==> design/flow/design.v <==
`timescale 1ns / 1ps
module counter #(size = 8) (clk, rst, ld, ld_val, en, up, val);
    input                 clk, rst, ld, en, up;
    input      [size-1:0] ld_val;
    output reg [size-1:0] val;
    always @(posedge clk, posedge rst) begin
        if (rst) begin
            val <= 0;
        end else if (ld) begin
            val <= ld_val;
        end else if (en) begin
            val <= (up) ? val+1 : val-1;
        end
    end
endmodule
module barrelshift #(size = 8) (barrel_in, barrel, right, barrel_out);
    input      signed [size-1:0] barrel_in;
    input                  [3:0] barrel;
    input                        right;
    output reg signed [size-1:0] barrel_out;
    always @(barrel_in, barrel, right) begin
        barrel_out = barrel_in;
        if (barrel == 1) begin
            barrel_out = (right) ? barrel_in >>> 1 : barrel_in <<< 1;
        end else if (barrel == 2) begin
            barrel_out = (right) ? barrel_in >>> 2 : barrel_in <<< 2;
        end else if (barrel == 3) begin
            barrel_out = (right) ? barrel_in >>> 3 : barrel_in <<< 3;
        end else if (barrel == 4) begin
            barrel_out = (right) ? barrel_in >>> 4 : barrel_in <<< 4;
        end else if (barrel == 5) begin
            barrel_out = (right) ? barrel_in >>> 5 : barrel_in <<< 5;
        end else if (barrel == 6) begin
            barrel_out = (right) ? barrel_in >>> 6 : barrel_in <<< 6;
        end else if (barrel == 7) begin
            barrel_out = (right) ? barrel_in >>> 7 : barrel_in <<< 7;
        end else if (barrel == 8) begin
            barrel_out = (right) ? barrel_in >>> 8 : barrel_in <<< 8;
        end else if (barrel == 9) begin
            barrel_out = (right) ? barrel_in >>> 9 : barrel_in <<< 9;
        end else if (barrel == 10) begin
            barrel_out = (right) ? barrel_in >>> 10 : barrel_in <<< 10;
        end else if (barrel == 11) begin
            barrel_out = (right) ? barrel_in >>> 11 : barrel_in <<< 11;
        end else if (barrel == 12) begin
            barrel_out = (right) ? barrel_in >>> 12 : barrel_in <<< 12;
        end else if (barrel == 13) begin
            barrel_out = (right) ? barrel_in >>> 13 : barrel_in <<< 13;
        end else if (barrel == 14) begin
            barrel_out = (right) ? barrel_in >>> 14 : barrel_in <<< 14;
        end else if (barrel == 15) begin
            barrel_out = (right) ? barrel_in >>> 15 : barrel_in <<< 15;
        end
    end
endmodule
module register #(size = 8) (clk, rst, ld, ld_val, val);
    input clk, rst, ld;
    input      signed [size-1:0] ld_val;
    output reg signed [size-1:0] val;
    always @(posedge clk, posedge rst) begin
        if (rst) begin
            val <= 0;
        end else if (ld) begin
            val <= ld_val;
        end
    end
endmodule
module cordic (clk, rst, s, angle, done, sine, cosine);
    input                   clk, rst, s;
    input   signed  [31:0]  angle;
    output  reg             done;
    output  signed  [31:0]  sine, cosine;
    reg              [1:0]  y, yn;
    wire                    z;
    wire             [3:0]  cntr_val0;
    wire    signed  [31:0]  atan [0:15];
    reg                     reg_ld_angle, reg_ld_sine, reg_ld_cosine, cntr_ld0, cntr_en0;
    wire    signed  [31:0]  reg_ld_val_angle, reg_ld_val_sine, reg_ld_val_cosine;
    wire    signed  [31:0]  reg_val_angle, reg_val_sine, reg_val_cosine, bshft_val_cosine, bshft_val_sine;
    assign atan[0]  = 450_000_000;
    assign atan[1]  = 265_650_512;
    assign atan[2]  = 140_362_435;
    assign atan[3]  = 071_250_163;
    assign atan[4]  = 035_763_344;
    assign atan[5]  = 017_899_106;
    assign atan[6]  = 008_951_737;
    assign atan[7]  = 004_476_142;
    assign atan[8]  = 002_381_050;
    assign atan[9]  = 001_119_057;
    assign atan[10] = 000_559_529;
    assign atan[11] = 000_279_765;
    assign atan[12] = 000_139_882;
    assign atan[13] = 000_069_941;
    assign atan[14] = 000_034_971;
    assign atan[15] = 000_017_485;
    always @(posedge clk, posedge rst) begin
        if (rst) begin
            y <= 0;
        end else begin
            y <= yn;
        end
    end
    always @(y, s, z) begin
        case (y)
            0: begin
                if (~s) begin
                    yn <= 0;
                end else begin
                    yn <= 1;
                end
            end
            1: begin
                if (~z) begin
                    yn <= 1;
                end else begin
                    yn <= 2;
                end
            end
            2: begin
                if (s) begin
                    yn <= 2;
                end else begin
                    yn <= 0;
                end
            end
            default: yn <= 2'bxx;
        endcase
    end
    always @(y, s) begin
        reg_ld_angle = 0; reg_ld_sine = 0; reg_ld_cosine = 0; cntr_ld0 = 0; cntr_en0 = 0; done = 0;
        case (y)
            0: begin
                reg_ld_angle = 1; cntr_ld0 = 1;
                if (s) begin
                    reg_ld_sine = 1; reg_ld_cosine = 1;
                end
            end
            1: begin
                reg_ld_angle = 1; reg_ld_sine = 1; reg_ld_cosine = 1; cntr_en0 = 1;
            end
            2: begin
                done = 1;
            end
        endcase
    end
    assign reg_ld_val_angle = (y == 0) ? angle : (reg_val_angle >= 000_000_000) ? 
        reg_val_angle - atan[cntr_val0] : reg_val_angle + atan[cntr_val0];
    assign reg_ld_val_cosine = (y == 0) ? 006_073_000 : (reg_val_angle >= 000_000_000) ?
        reg_val_cosine - bshft_val_sine : reg_val_cosine + bshft_val_sine;
    assign reg_ld_val_sine = (y == 0) ? 000_000_000 : (reg_val_angle >= 000_000_000) ?
        reg_val_sine + bshft_val_cosine : reg_val_sine - bshft_val_cosine;
    assign z = (cntr_val0 == 15);
    counter   #(4) c0 (clk, rst, cntr_ld0, 0, cntr_en0, 1, cntr_val0);
    register #(32) r_angle (clk, rst, reg_ld_angle, reg_ld_val_angle, reg_val_angle);
    register #(32) r_cosine (clk, rst, reg_ld_cosine, reg_ld_val_cosine, reg_val_cosine);
    register #(32) r_sine (clk, rst, reg_ld_sine, reg_ld_val_sine, reg_val_sine);
    barrelshift #(32) b_cosine (reg_val_cosine, cntr_val0, 1, bshft_val_cosine);
    barrelshift #(32) b_sine (reg_val_sine, cntr_val0, 1, bshft_val_sine);
    assign sine = reg_val_sine;
    assign cosine = reg_val_cosine;
endmodule
==> design/flow/run.sh <==
#!/bin/bash
# the make line also repeats each setting of config.mk as NAME=value (left out here)
make -C /OpenROAD-flow-scripts/flow DESIGN_CONFIG=/design/flow/config.mk WORK_HOME=/design/flow/orfs CLKGATE_MAP_FILE= finish
==> design/flow/config.mk <==
export PLATFORM = sky130hd
export DESIGN_NAME = cordic
export DESIGN_NICKNAME = cordic
export VERILOG_FILES = /design/flow/design.v
export SDC_FILE = /design/flow/constraint.sdc
export NUM_CORES = 4
export LEC_CHECK = 0
export ABC_AREA = 0
export CAP_MARGIN = 20
export CELL_PAD_IN_SITES_GLOBAL_PLACEMENT = 0
export CORE_ASPECT_RATIO = 0.5
export CORE_MARGIN = 2
export CORE_UTILIZATION = 72
export CTS_CLUSTER_DIAMETER = 94
export CTS_CLUSTER_SIZE = 76
export GPL_ROUTABILITY_DRIVEN = 1
export HOLD_SLACK_MARGIN = 0.11
export MAX_ROUTING_LAYER = met5
export PLACE_DENSITY_LB_ADDON = 0.24
export SETUP_SLACK_MARGIN = 1.51
export SLEW_MARGIN = 20
export TNS_END_PERCENT = 40
==> design/flow/constraint.sdc <==
create_clock -name core_clock -period 5.3 [get_ports {clk}]
set_input_delay 1.0600 -clock core_clock [delete_from_list [all_inputs] [get_ports {clk}]]
set_output_delay 1.0600 -clock core_clock [all_outputs]
set_load 0.01 [all_outputs]
==> impl_metrics.csv, run 1 <==
group,metric,value,unit
synth,yosys.stat.seqShare,0.134,
synth,synth-simple-area-share,0.211,
die,rows,42,
synth,xor_area_frac,0.0756,
synth,mux_share,0.0194,
die,die_h,120,um
synth,ys_warn_count,8,
synth,logic_family,"AND-OR/OR-AND gates",
run_status,stop_error,"[ERROR DPL-0038] Utilization greater than 100%, impossible to legalize",
synth,async_flop_share,1.00,
synth,ys_top_cells_by_count,"297 x a21oi_1, 275 x o21ai_0, 254 x nand2_1",
synth,edf_count,0,
synth,ys.flops,103,
synth,ys_types,103,
die,die_area,28100,um^2
die,core_area,26300,um^2
synth,syn_inst,2725,
synth,top_cell,"a21oi_1",
place,portBuffers,99,
synth,yosys_area,19200,um^2
synth,largest_area_cell,"dfrtp_1",
synth,aoi_share,0.405,
place,place_congestion,1.42,
synth,ys_cells,2725,
synth,syn_area_per_cell,7.05,um^2
die,die-width,235,um
die,io-pin-count,100,
synth,synth_top_flop_cell,"dfrtp_1",
run_status,outcome,"aborted with a tool error",
synth,area_leaders,"dfrtp_1 13%, a21oi_1 7.7%, o21ai_0 7.2%, ha_1 6.9%, nand2_1 5.0%",
place,dp_hpwl,83600,um
synth,top_cell_area_share,0.133,
die,fp_util,0.730,
synth,ys_sh_adder,0.0721,
synth,syn-num-nets,2869,
synth,syn_area,19200,um^2
run_status,haltStage,"clock tree synthesis",
==> stage by stage <==
stage          cell area, um^2  setup TNS (ns)  worst slack [ns]  std cells
2_1_floorplan            19900               0             0.167       2725
3_3_place_gp             24800           -1.14            -0.216       3536
3_5_place_dp             24800           -8.37            -0.593       3536
==> run 2, diff against run 1 <==
ABC_AREA = 1   (was 0)
CORE_ASPECT_RATIO = not set   (was 0.5)
CTS_CLUSTER_DIAMETER = not set   (was 94)
SETUP_SLACK_MARGIN = -0.27   (was 1.51)
TNS_END_PERCENT = not set   (was 40)
clock period = 4.64 ns   (was 5.3 ns; I/O delays follow)
==> run 2 against run 1 <==
  * The run again fails in clock tree synthesis
  * Synthesized cell count rose by 28%
  * Area after synthesis rose by 2.0%
  * Die area rose by 1.6%
==> impl_metrics.csv, run 2 <==
group,metric,value,unit
synth,area_leaders,"nand2_1 19%, dfrtp_1 13%, a21oi_1 8.6%, inv_1 7.3%, o21ai_0 7.2%",
synth,syn-num-nets,3626,
die,core_area,26900,um^2
place,dp_worst_setup_slack,-1.03,ns
synth,async_flop_share,1.00,
synth,ys_warn_count,8,
synth,edf_count,0,
synth,xor_area_frac,0.0456,
place,portBuffers,99,
synth,aoi_share,0.273,
die,fp_util,0.729,
synth,ys.flops,103,
synth,synth-simple-area-share,0.347,
synth,largest_area_cell,"nand2_1",
synth,ys_sh_adder,0.0707,
synth,top_cell_area_share,0.189,
die,rows,60,
synth,top_cell,"nand2_1",
synth,ys_top_cells_by_count,"989 x nand2_1, 382 x inv_1, 338 x a21oi_1",
synth,yosys_area,19600,um^2
synth,syn_inst,3482,
run_status,stop_error,"[ERROR DPL-0038] Utilization greater than 100%, impossible to legalize",
synth,synth_top_flop_cell,"dfrtp_1",
die,io-pin-count,100,
place,dp_hpwl,85400,um
run_status,haltStage,"clock tree synthesis",
die,die_area,28600,um^2
synth,yosys.stat.seqShare,0.132,
synth,ys_types,62,
run_status,outcome,"aborted with a tool error",
die,die_h,169,um
synth,mux_share,0,
die,die-width,169,um
synth,ys_cells,3482,
place,dpl_cell_area,25700,um^2
synth,syn_area,19600,um^2
place,place_congestion,1.37,
synth,syn_area_per_cell,5.63,um^2
synth,logic_family,"simple AND/OR/NAND/NOR gates",
[run 2: through the flow]
step / cells
after floorplan: 3482
after global placement: 4426
after detailed placement: 4426
==> run 3, diff against run 2 <==
CORE_ASPECT_RATIO = 0.5   (was not set)
CORE_UTILIZATION = 58   (was 72)
CTS_CLUSTER_DIAMETER = 218   (was not set)
CTS_CLUSTER_SIZE = 88   (was 76)
HOLD_SLACK_MARGIN = not set   (was 0.11)
PLACE_DENSITY = 0.39   (was not set)
PLACE_DENSITY_LB_ADDON = not set   (was 0.24)
SETUP_SLACK_MARGIN = -0.53   (was -0.27)
TNS_END_PERCENT = 30   (was not set)
clock period = 5.3 ns   (was 4.64 ns; I/O delays follow)
==> run 3 against run 2 <==
  * The layout now fails its checks (negative setup slack)
  * Area after synthesis unchanged
  * Synthesized cell count unchanged
  * Die area rose by 24%
==> impl_metrics.csv, run 3 <==
group,metric,value,unit
run_status,outcome,"complete, but fails checks",
run_status,so_faults,"negative setup slack",
synth,yosys.stat.seqShare,0.132,
final_timing,rsz0062_at_grt,"yes",
grt,antenna_found_initial,0,
worst_setup_path,startpoint,"c0.val[0]",
synth,ys_cells,3482,
final_timing,hold_viol,0,
final_timing,worst_pin_slew,1.01,ns
clocking,cts_max_level,3,
die,fp_util,0.591,
synth,ys_warn_count,8,
clocking,cts_buffers,9,
synth,aoi_share,0.273,
place,place_congestion,1.14,
synth,area_leaders,"nand2_1 19%, dfrtp_1 13%, a21oi_1 8.6%, inv_1 7.3%, o21ai_0 7.2%",
synth,syn_inst,3482,
synth,top_cell,"nand2_1",
grt,grt_usage,0.504,
worst_setup_path,r2r-end,"r_cosine.val[30]",
final_layout,area_growth,16.6,%
place,dp_hpwl,70400,um
final_timing,setup_ws,-0.347,ns
grt,grt_max_degree,63,
hold_path,hold_end,"r_angle.val[19]",
hold_path,hold_path_depth,2,
final_timing,finalSetupViolations,27,
worst_setup_path,cp_slowest_cell,"dfrtp_1",
clocking,cts_root_buffer,"clkbuf_16",
synth,logic_family,"simple AND/OR/NAND/NOR gates",
synth,synth-simple-area-share,0.347,
synth,xor_area_frac,0.0456,
final_timing,fin_worst_skew,0.0103,ns
final_layout,fillers,3172,
run,warnings,38,
synth,edf_count,0,
synth,synth_top_flop_cell,"dfrtp_1",
grt,grt_pass1_wl,138000,um
route,dr.pass1.iters,9,
route,antenna_left,0,
worst_setup_path,cp.buffers_inverters,4,
route,wl_per_cell,22.5,um
worst_setup_path,cp-endpoint,"r_cosine.val[30]",
final_timing,setup_tns,-3.75,ns
synth,syn-num-nets,3626,
synth,syn_area_per_cell,5.63,um^2
synth,syn_area,19600,um^2
worst_setup_path,crit_cells,38,
synth,ys_sh_adder,0.0707,
final_layout,fin_nets,3785,
worst_setup_path,crit_type,"flip-flop to flip-flop",
synth,mux_share,0,
clocking,clock_path_buffers,2,
final_layout,final_cells,4088,
die,die_h,134,um
final_layout,regArea,2580,um^2
final_timing,finalCritPeriodShare,1.07,
grt,grt_pass1_vias,23700,
grt,gr-total-overflow,0,
synth,yosys_area,19600,um^2
final_layout,comb_area,14500,um^2
synth,async_flop_share,1.00,
die,core_area,33200,um^2
worst_setup_path,crit_path_end_kind,"flip-flop",
worst_setup_path,crit_required,5.56,ns
route,num_vias,26200,
worst_setup_path,cp.arrival,5.91,ns
synth,ys_types,62,
place,dpl.cell_count,4070,
route,drt_iter0_markers,4530,
clocking,cts.sinks,103,
synth,largest_area_cell,"nand2_1",
die,die-width,264,um
worst_setup_path,rrSetupSlack,-0.35,ns
worst_setup_path,critPathMaxStageDelay,0.41,ns
final_timing,fmax,177,MHz
synth,ys.flops,103,
run,maxCapViolCount,0,
hold_path,min_from,"r_angle.val[19]",
synth,top_cell_area_share,0.189,
route,drc,0,
die,rows,47,
die,io-pin-count,100,
clocking,insertion_delay,0.40,ns
final_timing,relSlewSlack,0.327,
synth,ys_top_cells_by_count,"989 x nand2_1, 382 x inv_1, 338 x a21oi_1",
worst_setup_path,r2r_cells,38,
worst_setup_path,timing.rr.start,"c0.val[0]",
worst_setup_path,start_kind,"flip-flop",
final_timing,slew_violations,0,
place,portBuffers,99,
worst_setup_path,cpMostUsedCell,"nand2_1",
die,die_area,35400,um^2
route,wirelength,91900,um
final_timing,fin_crit,5.65,ns
clocking,clkTransAtPathRegs,0.09,ns
worst_setup_path,path_delay_family,"simple AND/OR/NAND/NOR gates",
clocking,cts_tree,"yes",
worst_setup_path,critPathMaxFanout,20,
route,via_per_inst,6.42,
hold_path,hold_class,"flip-flop to flip-flop",
run 3: what timing repair did:
action | 4_1_cts | 5_1_grt
endpoints found under the setup margin | 0 | 20
gates resized | 0 | 32
hold buffers | 0 | 0
buffers inserted | 0 | 1
run 3: cell type report:
cell class	instances	area share
antenna	1	0.000109
multi-input combinational	2743	0.636
timing repair buffer	355	0.140
inverter	429	0.0718
clock inverter	7	0.00482
sequential	103	0.113
tap	441	0.0241
clock buffer	9	0.00985
run 3: stage by stage:
step | area (um^2) | utilization | hold WS (ns) | worst slack, ns
after CTS | 22800 | 0.686 | 0.520 | -0.105
after global placement | 22400 | 0.676 | 0.489 | -0.0105
after detailed placement | 22400 | 0.676 | 0.500 | -0.0477
after global routing | 22900 | 0.689 | 0.531 | -0.553
final | 22900 | 0.689 | 0.518 | -0.347
after floorplan | 19600 | - | 0.472 | 0.346
run 3: layer usage:
layer,GRT usage,share of wire
met1,0.668,0.38
met5,0,0
met3,0.205,0.18
met2,0.712,0.38
met4,0.229,0.055
==> run 4, diff against run 3 <==
ABC_AREA = not set   (was 1)
CAP_MARGIN = 35   (was 20)
CELL_PAD_IN_SITES_DETAIL_PLACEMENT = 2   (was not set)
CELL_PAD_IN_SITES_GLOBAL_PLACEMENT = not set   (was 0)
CORE_ASPECT_RATIO = not set   (was 0.5)
CORE_UTILIZATION = 33   (was 58)
CTS_CLUSTER_DIAMETER = not set   (was 218)
CTS_CLUSTER_SIZE = 23   (was 88)
GPL_ROUTABILITY_DRIVEN = 0   (was 1)
GPL_TIMING_DRIVEN = 0   (was not set)
MAX_ROUTING_LAYER = not set   (was met5)
MIN_ROUTING_LAYER = met1   (was not set)
PLACE_DENSITY = not set   (was 0.39)
PLACE_DENSITY_LB_ADDON = 0.19   (was not set)
SETUP_SLACK_MARGIN = 3.04   (was -0.53)
SLEW_MARGIN = 10   (was 20)
TNS_END_PERCENT = not set   (was 30)
clock period = 10.5 ns   (was 5.3 ns; I/O delays follow)
==> run 4 against run 3 <==
  * The flow now stops in global routing
  * Area after synthesis shrank 1.9%
  * Synthesized cell count fell by 22%
  * Die area is 70% higher
==> impl_metrics.csv, run 4 <==
group,metric,value,unit
synth,syn_area,19200,um^2
synth,synth-simple-area-share,0.211,
clocking,cts_max_level,3,
synth,synth_top_flop_cell,"dfrtp_1",
die,fp_util,0.333,
clocking,cts_hold_repair.buffers,0,
synth,yosys_area,19200,um^2
run_status,outcome,"aborted with a tool error",
synth,ys_sh_adder,0.0721,
die,die_area,60200,um^2
clocking,clock_path_buffers,2,
place,dp_hpwl,109000,um
synth,aoi_share,0.405,
synth,syn-num-nets,2869,
synth,ys_warn_count,8,
synth,syn_inst,2725,
synth,ys_cells,2725,
die,io-pin-count,100,
die,die-width,245,um
synth,async_flop_share,1.00,
clocking,cts_buffers,9,
place,dpl_cell_area,21300,um^2
clocking,cts_root_buffer,"clkbuf_16",
synth,ys_types,103,
die,rows,88,
place,portBuffers,99,
synth,largest_area_cell,"dfrtp_1",
clocking,cts.sinks,103,
synth,syn_area_per_cell,7.05,um^2
die,core_area,57700,um^2
synth,top_cell_area_share,0.133,
die,die_h,245,um
run_status,haltStage,"global routing",
synth,mux_share,0.0194,
synth,ys_top_cells_by_count,"297 x a21oi_1, 275 x o21ai_0, 254 x nand2_1",
synth,xor_area_frac,0.0756,
synth,edf_count,0,
synth,ys.flops,103,
synth,yosys.stat.seqShare,0.134,
synth,logic_family,"AND-OR/OR-AND gates",
synth,area_leaders,"dfrtp_1 13%, a21oi_1 7.7%, o21ai_0 7.2%, ha_1 6.9%, nand2_1 5.0%",
synth,top_cell,"a21oi_1",
run 4: metrics by stage:
stage / instances / worst slack, ns
floorplan: 2725 / 4.77
global placement: 3589 / 2.39
detailed placement: 3603 / 1.90
CTS: 3623 / 3.05
run 4: what timing repair did:
item,in CTS
gates resized,47
buffers inserted,4
pin swaps,3
endpoints found under the setup margin,37
==> run 5, diff against run 4 <==
ABC_AREA = 1   (was not set)
CAP_MARGIN = 20   (was 35)
CELL_PAD_IN_SITES_GLOBAL_PLACEMENT = 0   (was not set)
CORE_ASPECT_RATIO = 1.3   (was not set)
CORE_MARGIN = 7   (was 2)
CORE_UTILIZATION = 18   (was 33)
CTS_CLUSTER_DIAMETER = 254   (was not set)
CTS_CLUSTER_SIZE = 86   (was 23)
GPL_TIMING_DRIVEN = not set   (was 0)
HOLD_SLACK_MARGIN = 0.11   (was not set)
MAX_ROUTING_LAYER = met5   (was not set)
PLACE_DENSITY_LB_ADDON = 0.24   (was 0.19)
SETUP_SLACK_MARGIN = not set   (was 3.04)
SLEW_MARGIN = 40   (was 10)
TNS_END_PERCENT = 85   (was not set)
clock period = 4.69 ns   (was 10.5 ns; I/O delays follow)
==> run 5 against run 4 <==
  * The layout now fails its checks (negative setup slack)
  * Synthesized cell count increased by 28%
  * Area after synthesis increased by 2.0%
  * Die area increased by 97%
==> impl_metrics.csv, run 5 <==
group,metric,value,unit
worst_setup_path,cp_slowest_cell,"dfrtp_1",
final_layout,comb_area,17500,um^2
grt,antenna_found_initial,13,
worst_setup_path,path_delay_family,"simple AND/OR/NAND/NOR gates",
die,die_area,118000,um^2
hold_path,hold_path_depth,2,
synth,syn-num-nets,3626,
synth,synth-simple-area-share,0.347,
synth,syn_inst,3482,
route,antenna_left,0,
worst_setup_path,cp.arrival,6.65,ns
worst_setup_path,crit_required,5.01,ns
die,die_h,390,um
final_timing,fmax,158,MHz
synth,area_leaders,"nand2_1 19%, dfrtp_1 13%, a21oi_1 8.6%, inv_1 7.3%, o21ai_0 7.2%",
final_layout,fillers,12700,
clocking,insertion_delay,0.47,ns
worst_setup_path,cpMostUsedCell,"nand2_1",
final_timing,setup_ws,-1.64,ns
synth,mux_share,0,
clocking,clock_path_buffers,2,
clocking,cts.sinks,103,
final_layout,area_growth,71.1,%
final_timing,relSlewSlack,0.351,
synth,top_cell,"nand2_1",
final_timing,rsz0062_at_grt,"yes",
grt,gr-total-overflow,0,
route,wirelength,192000,um
hold_path,hold_class,"flip-flop to flip-flop",
synth,xor_area_frac,0.0456,
synth,edf_count,0,
run,maxCapViolCount,0,
die,core_area,108000,um^2
final_layout,post-route-util,0.312,
synth,async_flop_share,1.00,
clocking,clkTransAtPathRegs,0.10,ns
run_status,so_faults,"negative setup slack",
hold_path,hold_end,"r_angle.val[25]",
clocking,cts_hold_repair.buffers,0,
grt,grt_max_degree,45,
final_timing,slew_violations,0,
worst_setup_path,crit_path_end_kind,"flip-flop",
synth,yosys_area,19600,um^2
final_timing,finalSetupViolations,73,
final_timing,hold_viol,0,
synth,yosys.stat.seqShare,0.132,
final_timing,finalCritPeriodShare,1.35,
clocking,cts_max_level,3,
worst_setup_path,rrSetupSlack,-1.64,ns
place,dp_hpwl,109000,um
worst_setup_path,r2r-end,"r_sine.val[31]",
worst_setup_path,timing.rr.start,"c0.val[0]",
synth,largest_area_cell,"nand2_1",
grt,grt_pass1_wl,242000,um
route,wl_per_cell,32.8,um
synth,ys.flops,103,
route,dr.pass1.iters,6,
final_timing,setup_tns,-64.59,ns
clocking,cts_buffers,9,
worst_setup_path,start_kind,"flip-flop",
grt,grt_usage,0.270,
synth,ys_cells,3482,
synth,syn_area_per_cell,5.63,um^2
worst_setup_path,startpoint,"c0.val[0]",
synth,ys_top_cells_by_count,"989 x nand2_1, 382 x inv_1, 338 x a21oi_1",
synth,ys_warn_count,8,
run,warnings,38,
hold_path,min_from,"r_angle.val[25]",
synth,top_cell_area_share,0.189,
final_layout,fin_nets,4586,
final_layout,regArea,2580,um^2
synth,ys_sh_adder,0.0707,
final_timing,fin_worst_skew,0.0248,ns
die,fp_util,0.182,
final_timing,fin_crit,6.33,ns
clocking,cts_tree,"yes",
run_status,outcome,"complete, but fails checks",
final_timing,worst_pin_slew,0.973,ns
worst_setup_path,critPathMaxFanout,5,
worst_setup_path,crit_cells,41,
worst_setup_path,cp.buffers_inverters,10,
synth,logic_family,"simple AND/OR/NAND/NOR gates",
synth,synth_top_flop_cell,"dfrtp_1",
route,num_vias,34200,
die,io-pin-count,100,
route,via_per_inst,5.86,
worst_setup_path,r2r_cells,41,
place,portBuffers,99,
grt,grt_pass1_vias,36100,
synth,aoi_share,0.273,
synth,ys_types,62,
die,rows,137,
worst_setup_path,crit_type,"flip-flop to flip-flop",
route,drc,0,
final_timing,holdWs,0.523,ns
die,die-width,303,um
worst_setup_path,critPathMaxStageDelay,0.42,ns
worst_setup_path,cp-endpoint,"r_sine.val[31]",
route,drt_iter0_markers,3307,
synth,syn_area,19600,um^2
clocking,cts_root_buffer,"clkbuf_16",
==> run 5: metrics by stage <==
stage / cell area (um^2) / std cells / worst slack [ns]
after global routing: 33500 / 5838 / -1.67
after floorplan: 19600 / 3482 / 0.00195
after global placement: 28900 / 5695 / -0.818
final: 33500 / 5842 / -1.64
after detailed placement: 28900 / 5695 / -1.17
after CTS: 31600 / 5796 / -0.550
==> run 5: area by class of cell <==
type                       count  share of cell area
sequential                   103              0.0769
timing repair buffer        1155               0.292
clock inverter                 2            0.000448
inverter                     429              0.0495
clock buffer                  14             0.00787
antenna                        5            0.000373
tap                         1390              0.0518
multi-input combinational   2744               0.521
==> run 5: what timing repair did <==
| action | 4_1_cts | 5_1_grt |
|---|---|---|
| pin swaps | 114 | 138 |
| setup endpoints to repair | 71 | 76 |
| gates resized | 462 | 386 |
| gates cloned | 6 | 1 |
| setup buffers | 80 | 43 |
==> run 5: metal layers <==
layer,global-route usage,up-vias,share of wire
li1,-,13400,-
met1,0.287,16800,0.34
met2,0.452,2608,0.44
met3,0.0675,1396,0.10
met4,0.218,6,0.12
met5,0,-,0.00018
==> run 6, diff against run 5 <==
ABC_AREA = not set   (was 1)
CELL_PAD_IN_SITES_DETAIL_PLACEMENT = not set   (was 2)
CELL_PAD_IN_SITES_GLOBAL_PLACEMENT = 1   (was 0)
CORE_ASPECT_RATIO = 0.58   (was 1.3)
CORE_MARGIN = 2   (was 7)
CORE_UTILIZATION = 40   (was 18)
CTS_CLUSTER_DIAMETER = not set   (was 254)
CTS_CLUSTER_SIZE = not set   (was 86)
GPL_ROUTABILITY_DRIVEN = not set   (was 0)
HOLD_SLACK_MARGIN = 0.15   (was 0.11)
MAX_ROUTING_LAYER = not set   (was met5)
MIN_ROUTING_LAYER = not set   (was met1)
PLACE_DENSITY_LB_ADDON = not set   (was 0.24)
SETUP_SLACK_MARGIN = 0.3   (was not set)
SLEW_MARGIN = 20   (was 40)
TNS_END_PERCENT = not set   (was 85)
clock period = 7.5 ns   (was 4.69 ns; I/O delays follow)
==> run 6 against run 5 <==
  * Register-to-register slack better by 2.2 ns
  * Synthesized cell count down 22%
  * Hold slack got worse by 0.0041 ns
  * Critical path type unchanged
  * Sequential cell count is the same
  * Die area fell by 58%
  * The run now finishes clean
  * Cell count shrank 42%
  * Fmax shrank 8.9%
  * Wire length decreased by 41%
==> impl_metrics.csv, run 6 <==
group,metric,value,unit
final_timing,finalSetupViolations,0,
synth,yosys.stat.seqShare,0.134,
route,antenna_left,0,
grt,grt_pass1_wl,159000,um
final_timing,relSlewSlack,0.268,
route,drc,0,
final_timing,fin_worst_skew,0.0189,ns
die,die_h,171,um
worst_setup_path,r2r_cells,26,
clocking,cts_hold_repair.buffers,0,
synth,aoi_share,0.405,
synth,ys_sh_adder,0.0721,
die,io-pin-count,100,
final_layout,post-route-util,0.455,
route,drt_iter0_markers,4054,
synth,logic_family,"AND-OR/OR-AND gates",
worst_setup_path,cp_slowest_cell,"nor4_4",
grt,grt_pass1_vias,22100,
place,dp_hpwl,78400,um
route,wirelength,113000,um
final_layout,comb_area,15200,um^2
worst_setup_path,cp-endpoint,"r_sine.val[31]",
clocking,cts_tree,"yes",
worst_setup_path,critPathMaxStageDelay,0.64,ns
worst_setup_path,crit_required,7.76,ns
worst_setup_path,critPathMaxFanout,23,
final_timing,setup_tns,0,ns
synth,syn_inst,2725,
worst_setup_path,rrSetupSlack,0.55,ns
clocking,clock_path_buffers,2,
final_layout,regArea,2590,um^2
grt,grt_usage,0.433,
run,maxCapViolCount,0,
die,fp_util,0.403,
synth,mux_share,0.0194,
clocking,cts_max_level,3,
final_layout,design_area,21700,um^2
hold_path,hold_end,"c0.val[2]",
grt,grt_max_degree,72,
hold_path,hold_path_depth,1,
final_layout,area_growth,12.8,%
synth,largest_area_cell,"dfrtp_1",
worst_setup_path,crit_cells,26,
place,dpl_cell_area,21200,um^2
route,dr.pass1.iters,9,
clocking,cts_root_buffer,"clkbuf_16",
worst_setup_path,startpoint,"c0.val[0]",
final_timing,hold_viol,0,
worst_setup_path,cp.arrival,7.21,ns
die,die-width,292,um
worst_setup_path,crit_type,"flip-flop to flip-flop",
synth,xor_area_frac,0.0756,
synth,ys_cells,2725,
final_layout,fin_nets,2898,
synth,syn_area,19200,um^2
synth,area_leaders,"dfrtp_1 13%, a21oi_1 7.7%, o21ai_0 7.2%, ha_1 6.9%, nand2_1 5.0%",
worst_setup_path,start_kind,"flip-flop",
clocking,insertion_delay,0.43,ns
synth,top_cell,"a21oi_1",
final_timing,worst_pin_slew,1.09,ns
synth,syn_area_per_cell,7.05,um^2
route,num_vias,24300,
grt,antenna_found_initial,5,
synth,synth_top_flop_cell,"dfrtp_1",
clocking,clkTransAtPathRegs,0.09,ns
final_layout,fillers,4868,
place,portBuffers,99,
run,warnings,38,
final_timing,rsz0062_at_grt,"yes",
die,rows,61,
run_status,outcome,"timing/DRC/antenna clean",
final_timing,finalCritPeriodShare,0.927,
route,wl_per_cell,33.2,um
worst_setup_path,cp.buffers_inverters,4,
final_timing,fin_crit,6.95,ns
synth,top_cell_area_share,0.133,
hold_path,hold_class,"flip-flop to flip-flop",
synth,edf_count,0,
worst_setup_path,timing.rr.start,"c0.val[0]",
grt,gr-total-overflow,0,
synth,yosys_area,19200,um^2
route,via_per_inst,7.15,
synth,syn-num-nets,2869,
hold_path,min_from,"y[0]",
place,place_congestion,1.05,
synth,synth-simple-area-share,0.211,
worst_setup_path,path_delay_family,"AND-OR/OR-AND gates",
clocking,cts_buffers,9,
die,core_area,47700,um^2
synth,ys_warn_count,8,
clocking,cts.sinks,103,
worst_setup_path,crit_path_end_kind,"flip-flop",
synth,ys_types,103,
worst_setup_path,r2r-end,"r_sine.val[31]",
final_timing,fmax,144,MHz
synth,ys_top_cells_by_count,"297 x a21oi_1, 275 x o21ai_0, 254 x nand2_1",
die,die_area,49900,um^2
final_timing,slew_violations,0,
synth,async_flop_share,1.00,
synth,ys.flops,103,
==> run 6: stage by stage <==
stage | setup WS [ns] | hold slack [ns] | cells
after detailed placement | 0.472 | 0.499 | 3367
after global routing | 0.291 | 0.534 | 3389
after CTS | 0.440 | 0.519 | 3383
final | 0.550 | 0.518 | 3391
after floorplan | 1.77 | 0.526 | 2725
after global placement | 0.539 | 0.495 | 3367
==> run 6: routing by layer <==
metal	wire length [um]	vias to the layer above	track usage
li1	-	10300	-
met1	47900	11700	0.597
met2	40000	1909	0.545
met3	20000	355	0.250
met4	4620	4	0.141
met5	79	-	0
==> run 6: timing repair <==
action / 4_1_cts / 5_1_grt
gates resized: 0 / 10
buffers inserted: 0 / 6
endpoints found under the setup margin: 0 / 12
==> run 6: area by class of cell <==
type	instances	area share
clock inverters	6	0.00427
repair buffers	287	0.118
flip-flops and latches	103	0.119
well taps	630	0.0364
clock buffers	10	0.0106
inverters	63	0.0111
diodes	2	0.000231
multi-input cells	2290	0.700
==> run 7, diff against run 6 <==
ABC_AREA = 0   (was not set)
CELL_PAD_IN_SITES_GLOBAL_PLACEMENT = 0   (was 1)
CORE_ASPECT_RATIO = not set   (was 0.58)
CORE_UTILIZATION = 58   (was 40)
GPL_ROUTABILITY_DRIVEN = 1   (was not set)
HOLD_SLACK_MARGIN = 0.28   (was 0.15)
MAX_ROUTING_LAYER = met5   (was not set)
SETUP_SLACK_MARGIN = not set   (was 0.3)
clock period = 5.3 ns   (was 7.5 ns; I/O delays follow)
==> run 7 against run 6 <==
  * The flow now stops in global routing
  * Synthesized cell count did not move
  * Die area fell by 31%
  * Area after synthesis unchanged
==> impl_metrics.csv, run 7 <==
group,metric,value,unit
clocking,cts_root_buffer,"clkbuf_16",
synth,ys_types,103,
die,die-width,186,um
synth,async_flop_share,1.00,
synth,top_cell_area_share,0.133,
clocking,cts.sinks,103,
die,fp_util,0.589,
grt,grt_usage,0.810,
synth,syn_inst,2725,
synth,syn_area,19200,um^2
die,die_area,34600,um^2
synth,ys_warn_count,8,
synth,ys.flops,103,
synth,xor_area_frac,0.0756,
die,rows,66,
die,core_area,32600,um^2
die,io-pin-count,100,
place,dp_hpwl,80500,um
synth,top_cell,"a21oi_1",
run_status,outcome,"aborted with a tool error",
synth,synth-simple-area-share,0.211,
synth,yosys.stat.seqShare,0.134,
synth,ys_top_cells_by_count,"297 x a21oi_1, 275 x o21ai_0, 254 x nand2_1",
synth,syn_area_per_cell,7.05,um^2
place,portBuffers,99,
synth,edf_count,0,
synth,syn-num-nets,2869,
synth,ys_sh_adder,0.0721,
synth,area_leaders,"dfrtp_1 13%, a21oi_1 7.7%, o21ai_0 7.2%, ha_1 6.9%, nand2_1 5.0%",
clocking,cts_buffers,9,
synth,synth_top_flop_cell,"dfrtp_1",
synth,ys_cells,2725,
synth,mux_share,0.0194,
clocking,clock_path_buffers,2,
run_status,haltStage,"global routing",
synth,aoi_share,0.405,
synth,largest_area_cell,"dfrtp_1",
grt,gr-total-overflow,188,
synth,logic_family,"AND-OR/OR-AND gates",
place,place_congestion,1.22,
die,die_h,186,um
synth,yosys_area,19200,um^2
run_status,stop_error,"[ERROR GRT-0232] Routing congestion too high. Check the congestion heatmap in the GUI.",
clocking,cts_max_level,3,
run 7: repair_timing:
action                                  in CTS
setup buffers                               54
gates resized                              249
pin swaps                                  112
endpoints found under the setup margin      49
hold buffers                                 0
cloned                                       4
run 7: per-layer routing:
layer	overflow	global-route usage
met5	2	0.378
met4	74	0.780
met3	8	0.690
met2	95	0.953
met1	9	0.813
run 7: per-stage QoR:
| stage | cell area (um^2) | instances | setup slack, ns | setup TNS, ns |
|---|---|---|---|---|
| after floorplan | 19300 | 2725 | 0.00584 | 0 |
| after global placement | 25500 | 3756 | -0.750 | -12.18 |
| after detailed placement | 25500 | 3756 | -1.01 | -22.12 |
| after CTS | 27300 | 3829 | -0.415 | -4.47 |
==> run 8, diff against run 7 <==
CORE_ASPECT_RATIO = 0.66   (was not set)
CORE_MARGIN = 8   (was 2)
CORE_UTILIZATION = 18   (was 58)
CTS_CLUSTER_DIAMETER = 254   (was not set)
CTS_CLUSTER_SIZE = 86   (was not set)
GPL_ROUTABILITY_DRIVEN = 0   (was 1)
HOLD_SLACK_MARGIN = 0.11   (was 0.28)
MIN_ROUTING_LAYER = met2   (was not set)
PLACE_DENSITY_LB_ADDON = 0.24   (was not set)
SETUP_SLACK_MARGIN = 0.5   (was not set)
SLEW_MARGIN = 40   (was 20)
TNS_END_PERCENT = 85   (was not set)
clock period = 4.69 ns   (was 5.3 ns; I/O delays follow)
==> run 8 against run 7 <==
  * The flow again stops in global routing
  * Synthesized cell count did not move
  * Area after synthesis did not move
  * Die area rose to 3.4 times the previous value
==> impl_metrics.csv, run 8 <==
group,metric,value,unit
die,die-width,418,um
clocking,cts_hold_repair.buffers,0,
run_status,outcome,"aborted with a tool error",
synth,ys_types,103,
place,dp_worst_setup_slack,-1.29,ns
clocking,cts.sinks,103,
synth,yosys_area,19200,um^2
synth,async_flop_share,1.00,
synth,synth-simple-area-share,0.211,
synth,ys_top_cells_by_count,"297 x a21oi_1, 275 x o21ai_0, 254 x nand2_1",
die,core_area,106000,um^2
synth,ys.flops,103,
clocking,cts_root_buffer,"clkbuf_16",
synth,xor_area_frac,0.0756,
synth,syn_inst,2725,
run_status,stop_error,"[ERROR GRT-0232] Routing congestion too high. Check the congestion heatmap in the GUI.",
die,io-pin-count,100,
synth,mux_share,0.0194,
synth,largest_area_cell,"dfrtp_1",
synth,syn-num-nets,2869,
grt,grt_usage,0.403,
clocking,cts_buffers,9,
place,dp_hpwl,101000,um
synth,syn_area,19200,um^2
die,die_h,281,um
synth,ys_warn_count,8,
synth,top_cell,"a21oi_1",
clocking,clock_path_buffers,2,
synth,edf_count,0,
synth,syn_area_per_cell,7.05,um^2
synth,ys_cells,2725,
die,fp_util,0.181,
clocking,cts_max_level,3,
synth,top_cell_area_share,0.133,
synth,area_leaders,"dfrtp_1 13%, a21oi_1 7.7%, o21ai_0 7.2%, ha_1 6.9%, nand2_1 5.0%",
place,dpl.cell_count,5008,
die,die_area,118000,um^2
run_status,haltStage,"global routing",
place,portBuffers,99,
synth,aoi_share,0.405,
synth,logic_family,"AND-OR/OR-AND gates",
die,rows,97,
synth,synth_top_flop_cell,"dfrtp_1",
synth,yosys.stat.seqShare,0.134,
synth,ys_sh_adder,0.0721,
grt,gr-total-overflow,1,
-- run 8: layer usage --
metal	GRT overflow	track usage
met1	-	-
met2	0	0.383
met3	1	0.520
met4	0	0.267
met5	0	0.359
-- run 8: repair_timing --
item                                    CTS
resized                                 252
setup buffers                            78
gates cloned                              3
endpoints found under the setup margin   82
pin swaps                               147
-- run 8: metrics by stage --
stage / instance area (um^2) / setup TNS (ns)
2_1_floorplan: 20000 / -2.75
3_3_place_gp: 29300 / -55.17
3_5_place_dp: 29300 / -50.57
4_1_cts: 31400 / -35.03
==> run 9, diff against run 8 <==
ABC_AREA = 1   (was 0)
CORE_ASPECT_RATIO = not set   (was 0.66)
CORE_MARGIN = 2   (was 8)
CORE_UTILIZATION = 50   (was 18)
CTS_CLUSTER_DIAMETER = not set   (was 254)
CTS_CLUSTER_SIZE = 74   (was 86)
GPL_ROUTABILITY_DRIVEN = 1   (was 0)
HOLD_SLACK_MARGIN = 0.3   (was 0.11)
MIN_ROUTING_LAYER = not set   (was met2)
PLACE_DENSITY_LB_ADDON = not set   (was 0.24)
SLEW_MARGIN = 20   (was 40)
TNS_END_PERCENT = 5   (was 85)
clock period = 4.01 ns   (was 4.69 ns; I/O delays follow)
==> run 9 against run 8 <==
  * Now fails the layout checks on negative setup slack
  * Die area down 65%
  * Synthesized cell count is 28% higher
  * Area after synthesis increased by 2.0%
==> impl_metrics.csv, run 9 <==
group,metric,value,unit
route,via_per_inst,6.38,
run,warnings,42,
synth,syn_inst,3482,
worst_setup_path,r2r-end,"r_sine.val[23]",
worst_setup_path,r2r_cells,36,
grt,grt_max_degree,104,
route,wirelength,116000,um
worst_setup_path,rrSetupSlack,-1.54,ns
worst_setup_path,critPathMaxFanout,6,
final_timing,rsz0062_at_grt,"yes",
grt,grt_pass1_vias,28400,
synth,largest_area_cell,"nand2_1",
run_status,so_faults,"negative setup slack",
hold_path,hold_end,"r_angle.val[25]",
hold_path,min_from,"r_angle.val[25]",
die,die_h,202,um
synth,ys_warn_count,8,
worst_setup_path,crit_cells,36,
route,drt_iter0_markers,5488,
final_timing,worst_pin_slew,1.35,ns
clocking,cts.sinks,103,
grt,gr-total-overflow,0,
hold_path,hold_path_depth,2,
worst_setup_path,cp.buffers_inverters,9,
route,wl_per_cell,23.7,um
synth,logic_family,"simple AND/OR/NAND/NOR gates",
worst_setup_path,timing.rr.start,"c0.val[1]",
final_timing,fin_crit,5.55,ns
synth,aoi_share,0.273,
final_layout,fin_nets,4504,
route,dr.pass1.iters,28,
final_layout,design_area,30500,um^2
place,portBuffers,99,
final_layout,regArea,2580,um^2
clocking,insertion_delay,0.46,ns
clocking,cts_max_level,3,
final_timing,fmax,180,MHz
final_layout,fillers,2764,
final_timing,holdWs,0.527,ns
die,die_area,40800,um^2
final_layout,post-route-util,0.790,
grt,grt_pass1_wl,162000,um
final_timing,finalSetupViolations,81,
synth,ys_top_cells_by_count,"989 x nand2_1, 382 x inv_1, 338 x a21oi_1",
synth,ys_cells,3482,
synth,edf_count,0,
synth,syn_area_per_cell,5.63,um^2
grt,grt_usage,0.513,
synth,area_leaders,"nand2_1 19%, dfrtp_1 13%, a21oi_1 8.6%, inv_1 7.3%, o21ai_0 7.2%",
synth,synth-simple-area-share,0.347,
worst_setup_path,crit_path_end_kind,"flip-flop",
run,maxCapViolCount,0,
clocking,cts_buffers,9,
final_timing,relSlewSlack,0.0982,
synth,top_cell_area_share,0.189,
synth,synth_top_flop_cell,"dfrtp_1",
worst_setup_path,startpoint,"c0.val[1]",
final_timing,fin_worst_skew,0.0376,ns
synth,async_flop_share,1.00,
hold_path,hold_class,"flip-flop to flip-flop",
clocking,cts_hold_repair.buffers,0,
grt,antenna_found_initial,6,
clocking,cts_tree,"yes",
synth,xor_area_frac,0.0456,
die,rows,72,
place,dpl_cell_area,27700,um^2
synth,ys_types,62,
place,dp_worst_setup_slack,-1.19,ns
synth,yosys.stat.seqShare,0.132,
synth,top_cell,"nand2_1",
synth,syn_area,19600,um^2
final_timing,finalCritPeriodShare,1.38,
clocking,clkTransAtPathRegs,0.09,ns
synth,ys.flops,103,
clocking,clock_path_buffers,2,
worst_setup_path,cp.arrival,5.84,ns
worst_setup_path,cp_slowest_cell,"dfrtp_2",
final_timing,setup_ws,-1.54,ns
worst_setup_path,start_kind,"flip-flop",
worst_setup_path,cpMostUsedCell,"nand2_1",
die,fp_util,0.507,
die,core_area,38600,um^2
worst_setup_path,crit_required,4.30,ns
route,antenna_cells,0,
route,num_vias,31200,
final_layout,comb_area,16200,um^2
synth,mux_share,0,
synth,ys_sh_adder,0.0707,
final_timing,hold_viol,0,
final_layout,area_growth,55.7,%
route,drc,0,
final_timing,setup_tns,-70.39,ns
worst_setup_path,critPathMaxStageDelay,0.47,ns
synth,syn-num-nets,3626,
worst_setup_path,cp-endpoint,"r_sine.val[23]",
die,io-pin-count,100,
synth,yosys_area,19600,um^2
place,place_congestion,1.15,
worst_setup_path,path_delay_family,"AND-OR/OR-AND gates",
final_timing,slew_violations,0,
route,antenna_left,0,
clocking,cts_root_buffer,"clkbuf_16",
run_status,outcome,"complete, but fails checks",
die,die-width,202,um
worst_setup_path,crit_type,"flip-flop to flip-flop",
place,dp_hpwl,80700,um
[run 9: timing repair]
item | CTS | global route
pin swaps | 101 | 145
endpoints found under the setup margin | 89 | 89
cloned | 0 | 1
buffers inserted | 49 | 34
gates resized | 234 | 255
[run 9: final cells by class]
| cell class | instances | share of cell area |
|---|---|---|
| clock inverters | 6 | 0.00201 |
| repair buffers | 1074 | 0.298 |
| well taps | 518 | 0.0212 |
| multi-input cells | 2743 | 0.532 |
| clock buffers | 10 | 0.00750 |
| inverters | 429 | 0.0551 |
| flip-flops and latches | 103 | 0.0846 |
[run 9: routing by layer]
layer | up-vias | track usage | part of all wire
met3 | 928 | 0.177 | 0.17
met4 | 10 | 0.293 | 0.085
li1 | 13300 | - | -
met1 | 14000 | 0.657 | 0.35
met5 | - | 0.00595 | 0.00068
met2 | 2880 | 0.747 | 0.40
[run 9: through the flow]
step                cells
floorplan            3482
global placement     4783
detailed placement   4783
CTS                  4848
global route         4883
finish               4883
==> run 10, diff against run 9 <==
ABC_AREA = not set   (was 1)
CELL_PAD_IN_SITES_DETAIL_PLACEMENT = 2   (was not set)
CELL_PAD_IN_SITES_GLOBAL_PLACEMENT = 1   (was 0)
CORE_ASPECT_RATIO = 1.24   (was not set)
CORE_MARGIN = 5   (was 2)
CORE_UTILIZATION = 52   (was 50)
CTS_CLUSTER_DIAMETER = 40   (was not set)
CTS_CLUSTER_SIZE = not set   (was 74)
GPL_ROUTABILITY_DRIVEN = not set   (was 1)
HOLD_SLACK_MARGIN = not set   (was 0.3)
MAX_ROUTING_LAYER = not set   (was met5)
SETUP_SLACK_MARGIN = not set   (was 0.5)
TNS_END_PERCENT = not set   (was 5)
clock period = 6.39 ns   (was 4.01 ns; I/O delays follow)
==> run 10 against run 9 <==
  * The flow now stops in detailed placement
  * Die area rose by 0.31%
  * Synthesized cell count shrank 22%
  * Area after synthesis decreased by 1.9%
==> impl_metrics.csv, run 10 <==
group,metric,value,unit
die,rows,78,
synth,ys_top_cells_by_count,"297 x a21oi_1, 275 x o21ai_0, 254 x nand2_1",
synth,ys_cells,2725,
synth,synth_top_flop_cell,"dfrtp_1",
die,core_area,36600,um^2
run_status,stop_error,"[ERROR DPL-0033] detailed placement checks failed during check placement.",
die,io-pin-count,100,
synth,edf_count,0,
synth,logic_family,"AND-OR/OR-AND gates",
synth,synth-simple-area-share,0.211,
run_status,outcome,"aborted with a tool error",
synth,largest_area_cell,"dfrtp_1",
synth,syn-num-nets,2869,
synth,ys_sh_adder,0.0721,
synth,aoi_share,0.405,
die,die_h,224,um
place,portBuffers,99,
synth,xor_area_frac,0.0756,
synth,yosys.stat.seqShare,0.134,
die,fp_util,0.525,
die,die-width,183,um
synth,ys.flops,103,
synth,syn_area,19200,um^2
synth,syn_area_per_cell,7.05,um^2
synth,syn_inst,2725,
synth,mux_share,0.0194,
synth,async_flop_share,1.00,
synth,top_cell,"a21oi_1",
synth,ys_warn_count,8,
place,place_congestion,1.14,
synth,yosys_area,19200,um^2
die,die_area,40900,um^2
synth,ys_types,103,
synth,top_cell_area_share,0.133,
run_status,haltStage,"detailed placement",
synth,area_leaders,"dfrtp_1 13%, a21oi_1 7.7%, o21ai_0 7.2%, ha_1 6.9%, nand2_1 5.0%",
[run 10: per-stage QoR]
step	hold slack, ns	cells	worst slack [ns]
after floorplan	0.526	2725	0.664
after global placement	0.528	3276	0.113
==> run 11, diff against run 10 <==
ABC_AREA = 1   (was not set)
CELL_PAD_IN_SITES_DETAIL_PLACEMENT = not set   (was 2)
CELL_PAD_IN_SITES_GLOBAL_PLACEMENT = not set   (was 1)
CORE_ASPECT_RATIO = not set   (was 1.24)
CORE_MARGIN = 7   (was 5)
CORE_UTILIZATION = 40   (was 52)
CTS_CLUSTER_DIAMETER = 197   (was 40)
CTS_CLUSTER_SIZE = 98   (was not set)
PLACE_DENSITY = 0.94   (was not set)
SETUP_SLACK_MARGIN = -0.1   (was not set)
SLEW_MARGIN = 5   (was 20)
TNS_END_PERCENT = 5   (was not set)
clock period = 7.5 ns   (was 6.39 ns; I/O delays follow)
==> run 11 against run 10 <==
  * The run now finishes clean
  * Synthesized cell count up 28%
  * Area after synthesis grew 2.0%
  * Die area rose by 35%
==> impl_metrics.csv, run 11 <==
group,metric,value,unit
run_status,outcome,"timing/DRC/antenna clean",
clocking,cts_root_buffer,"clkbuf_16",
worst_setup_path,path_delay_family,"simple AND/OR/NAND/NOR gates",
grt,grt_usage,0.310,
grt,antenna_found_initial,3,
final_timing,fin_worst_skew,0.0190,ns
die,rows,80,
synth,aoi_share,0.273,
route,wirelength,90500,um
worst_setup_path,crit_required,7.78,ns
die,die_area,55400,um^2
final_timing,fmax,151,MHz
synth,yosys.stat.seqShare,0.132,
route,drt_iter0_markers,4055,
clocking,clock_path_buffers,2,
die,die-width,235,um
hold_path,hold_class,"flip-flop to flip-flop",
worst_setup_path,crit_cells,29,
grt,gr-total-overflow,0,
hold_path,min_from,"y[1]",
final_timing,holdWs,0.519,ns
synth,async_flop_share,1.00,
synth,yosys_area,19600,um^2
die,die_h,235,um
worst_setup_path,r2r-end,"r_sine.val[28]",
synth,area_leaders,"nand2_1 19%, dfrtp_1 13%, a21oi_1 8.6%, inv_1 7.3%, o21ai_0 7.2%",
clocking,insertion_delay,0.41,ns
final_timing,slew_violations,0,
route,num_vias,25400,
place,dp_hpwl,65200,um
final_timing,fin_crit,6.64,ns
final_timing,hold_viol,0,
worst_setup_path,crit_path_end_kind,"flip-flop",
die,fp_util,0.408,
worst_setup_path,start_kind,"flip-flop",
synth,synth-simple-area-share,0.347,
worst_setup_path,timing.rr.start,"c0.val[2]",
worst_setup_path,critPathMaxStageDelay,0.97,ns
grt,grt_pass1_vias,23300,
synth,edf_count,0,
synth,top_cell,"nand2_1",
worst_setup_path,cp_slowest_cell,"dfrtp_1",
synth,ys_cells,3482,
clocking,cts_resized,0,
clocking,cts_max_level,3,
worst_setup_path,cp.buffers_inverters,3,
synth,top_cell_area_share,0.189,
die,core_area,48000,um^2
synth,ys_sh_adder,0.0707,
clocking,cts_buffers,9,
die,io-pin-count,100,
hold_path,hold_end,"y[1]",
synth,ys_top_cells_by_count,"989 x nand2_1, 382 x inv_1, 338 x a21oi_1",
synth,syn-num-nets,3626,
route,wl_per_cell,22.3,um
synth,logic_family,"simple AND/OR/NAND/NOR gates",
synth,syn_area_per_cell,5.63,um^2
route,via_per_inst,6.25,
final_timing,setup_tns,0,ns
grt,grt_pass1_wl,137000,um
route,antenna_left,0,
final_layout,area_growth,8.08,%
route,dr.pass1.iters,12,
final_layout,fillers,5118,
synth,syn_area,19600,um^2
synth,synth_top_flop_cell,"dfrtp_1",
final_timing,finalSetupViolations,0,
worst_setup_path,cp-endpoint,"r_sine.val[28]",
final_timing,relSlewSlack,0.300,
clocking,cts_setup_buffers,0,
synth,ys_warn_count,8,
clocking,cts.sinks,103,
synth,ys_types,62,
final_layout,post-route-util,0.441,
run,maxCapViolCount,0,
worst_setup_path,cp.arrival,6.91,ns
clocking,cts_hold_repair.buffers,0,
synth,syn_inst,3482,
worst_setup_path,critPathMaxFanout,26,
route,drc,0,
run,warnings,35,
synth,xor_area_frac,0.0456,
grt,grt_max_degree,66,
hold_path,hold_path_depth,2,
synth,largest_area_cell,"nand2_1",
place,place_congestion,1.11,
final_layout,fin_nets,3581,
worst_setup_path,crit_type,"flip-flop to flip-flop",
worst_setup_path,rrSetupSlack,0.86,ns
final_timing,finalCritPeriodShare,0.885,
synth,mux_share,0,
clocking,cts_tree,"yes",
clocking,clkTransAtPathRegs,0.09,ns
worst_setup_path,cpMostUsedCell,"nand2_1",
final_timing,rsz0062_at_grt,"no",
place,portBuffers,99,
worst_setup_path,startpoint,"c0.val[2]",
worst_setup_path,r2r_cells,29,
synth,ys.flops,103,
final_timing,worst_pin_slew,1.05,ns
==> run 11: cell type report <==
class / count / area, um^2 / area share
multi-input cells: 2743 / 14500 / 0.683
clock buffers: 9 / 225 / 0.0106
flip-flops and latches: 103 / 2580 / 0.122
well taps: 615 / 769 / 0.0363
inverters: 429 / 1630 / 0.0769
clock inverters: 7 / 87.6 / 0.00413
diodes: 2 / 5.00 / 0.000236
repair buffers: 151 / 1420 / 0.0670
==> run 11: stage by stage <==
| stage | cell area [um^2] | instances | worst slack (ns) |
|---|---|---|---|
| global placement | 20900 | 4041 | 1.32 |
| CTS | 21200 | 4057 | 1.16 |
| global route | 21200 | 4058 | 0.473 |
| finish | 21200 | 4059 | 0.864 |
| detailed placement | 20900 | 4041 | 1.23 |
| floorplan | 19600 | 3482 | 2.55 |
==> run 11: routing by layer <==
| layer | wire (um) | GRT usage | up-vias |
|---|---|---|---|
| li1 | - | - | 11500 |
| met4 | 6850 | 0.202 | 8 |
| met1 | 34800 | 0.394 | 11400 |
| met3 | 12900 | 0.108 | 531 |
| met5 | 141 | 0.0134 | - |
| met2 | 35800 | 0.437 | 1954 |
==> run 12, diff against run 11 <==
CORE_ASPECT_RATIO = 0.5   (was not set)
CORE_MARGIN = 2   (was 7)
CORE_UTILIZATION = 72   (was 40)
CTS_CLUSTER_DIAMETER = 350   (was 197)
CTS_CLUSTER_SIZE = 100   (was 98)
PLACE_DENSITY = 0.43   (was 0.94)
SETUP_SLACK_MARGIN = 0.3   (was -0.1)
SLEW_MARGIN = 20   (was 5)
TNS_END_PERCENT = not set   (was 5)
clock period = 3.45 ns   (was 7.5 ns; I/O delays follow)
==> run 12 against run 11 <==
  * The run now fails in detailed placement
  * Die area is 48% lower
  * Area after synthesis unchanged
  * Synthesized cell count stayed put
==> impl_metrics.csv, run 12 <==
group,metric,value,unit
run_status,outcome,"aborted with a tool error",
run_status,haltStage,"detailed placement",
run_status,stop_error,"[ERROR DPL-0038] Utilization greater than 100%, impossible to legalize",
place,place_congestion,1.24,
synth,yosys_area,19600,um^2
synth,mux_share,0,
synth,syn_inst,3482,
die,die-width,237,um
die,io-pin-count,100,
synth,largest_area_cell,"nand2_1",
synth,syn_area_per_cell,5.63,um^2
die,core_area,26600,um^2
die,die_area,28600,um^2
synth,ys_sh_adder,0.0707,
synth,ys.flops,103,
synth,xor_area_frac,0.0456,
synth,syn-num-nets,3626,
synth,top_cell,"nand2_1",
place,portBuffers,99,
die,fp_util,0.737,
synth,ys_top_cells_by_count,"989 x nand2_1, 382 x inv_1, 338 x a21oi_1",
synth,synth-simple-area-share,0.347,
synth,async_flop_share,1.00,
die,die_h,121,um
synth,synth_top_flop_cell,"dfrtp_1",
synth,area_leaders,"nand2_1 19%, dfrtp_1 13%, a21oi_1 8.6%, inv_1 7.3%, o21ai_0 7.2%",
synth,logic_family,"simple AND/OR/NAND/NOR gates",
synth,ys_cells,3482,
synth,edf_count,0,
synth,ys_types,62,
synth,yosys.stat.seqShare,0.132,
synth,syn_area,19600,um^2
synth,aoi_share,0.273,
die,rows,42,
synth,ys_warn_count,8,
synth,top_cell_area_share,0.189,
-- run 12: metrics by stage --
| step | TNS, ns | std cells | cell area, um^2 | hold slack [ns] |
|---|---|---|---|---|
| after global placement | -79.60 | 4583 | 27300 | 0.488 |
| after floorplan | -33.82 | 3482 | 20000 | 0.472 |
==> run 13, diff against run 12 <==
CELL_PAD_IN_SITES_DETAIL_PLACEMENT = 2   (was not set)
CELL_PAD_IN_SITES_GLOBAL_PLACEMENT = 1   (was not set)
CORE_ASPECT_RATIO = 0.58   (was 0.5)
CORE_MARGIN = 5   (was 2)
CORE_UTILIZATION = 20   (was 72)
CTS_CLUSTER_DIAMETER = not set   (was 350)
CTS_CLUSTER_SIZE = 21   (was 100)
GPL_ROUTABILITY_DRIVEN = 0   (was not set)
HOLD_SLACK_MARGIN = 0.15   (was not set)
MIN_ROUTING_LAYER = met2   (was not set)
PLACE_DENSITY = not set   (was 0.43)
SETUP_SLACK_MARGIN = 0.63   (was 0.3)
SLEW_MARGIN = 10   (was 20)
clock period = 4.01 ns   (was 3.45 ns; I/O delays follow)
==> run 13 against run 12 <==
  * Area after synthesis did not move
  * The flow stops in global routing
  * Die area increased to 3.7 times the previous value
  * Synthesized cell count unchanged
==> impl_metrics.csv, run 13 <==
group,metric,value,unit
run_status,outcome,"aborted with a tool error",
run_status,haltStage,"global routing",
run_status,stop_error,"[ERROR GRT-0232] Routing congestion too high. Check the congestion heatmap in the GUI.",
synth,yosys_area,19600,um^2
place,dp_hpwl,119000,um
place,portBuffers,99,
clocking,cts_max_level,3,
synth,mux_share,0,
synth,ys_warn_count,8,
synth,edf_count,0,
place,dp_worst_setup_slack,-1.80,ns
synth,ys.flops,103,
synth,synth_top_flop_cell,"dfrtp_1",
synth,syn_inst,3482,
die,die-width,421,um
synth,syn_area_per_cell,5.63,um^2
synth,ys_cells,3482,
synth,async_flop_share,1.00,
die,die_h,248,um
clocking,cts_root_buffer,"clkbuf_16",
synth,aoi_share,0.273,
clocking,cts_hold_repair.buffers,0,
synth,area_leaders,"nand2_1 19%, dfrtp_1 13%, a21oi_1 8.6%, inv_1 7.3%, o21ai_0 7.2%",
synth,syn-num-nets,3626,
clocking,clock_path_buffers,2,
grt,grt_usage,0.596,
synth,xor_area_frac,0.0456,
clocking,cts_buffers,9,
die,core_area,97200,um^2
synth,top_cell_area_share,0.189,
synth,yosys.stat.seqShare,0.132,
place,dpl.cell_count,5591,
synth,ys_types,62,
grt,gr-total-overflow,37,
die,rows,87,
synth,syn_area,19600,um^2
clocking,cts.sinks,103,
synth,ys_sh_adder,0.0707,
die,die_area,105000,um^2
synth,largest_area_cell,"nand2_1",
synth,logic_family,"simple AND/OR/NAND/NOR gates",
synth,ys_top_cells_by_count,"989 x nand2_1, 382 x inv_1, 338 x a21oi_1",
die,fp_util,0.202,
synth,synth-simple-area-share,0.347,
synth,top_cell,"nand2_1",
die,io-pin-count,100,
run 13: metal layers:
layer  global-route usage  overflow
met4                0.425         3
met3                0.708        23
met2                0.603         2
met1                    -         -
met5                0.479         9
run 13: metrics by stage:
stage,cell area (um^2),setup TNS (ns)
after floorplan,20000,-4.00
after global placement,29200,-69.68
after detailed placement,29200,-94.94
after CTS,31800,-74.44
run 13: timing repair:
action / CTS
setup endpoints to repair: 93
setup buffers: 69
pin swaps: 142
resized: 400
gates cloned: 4
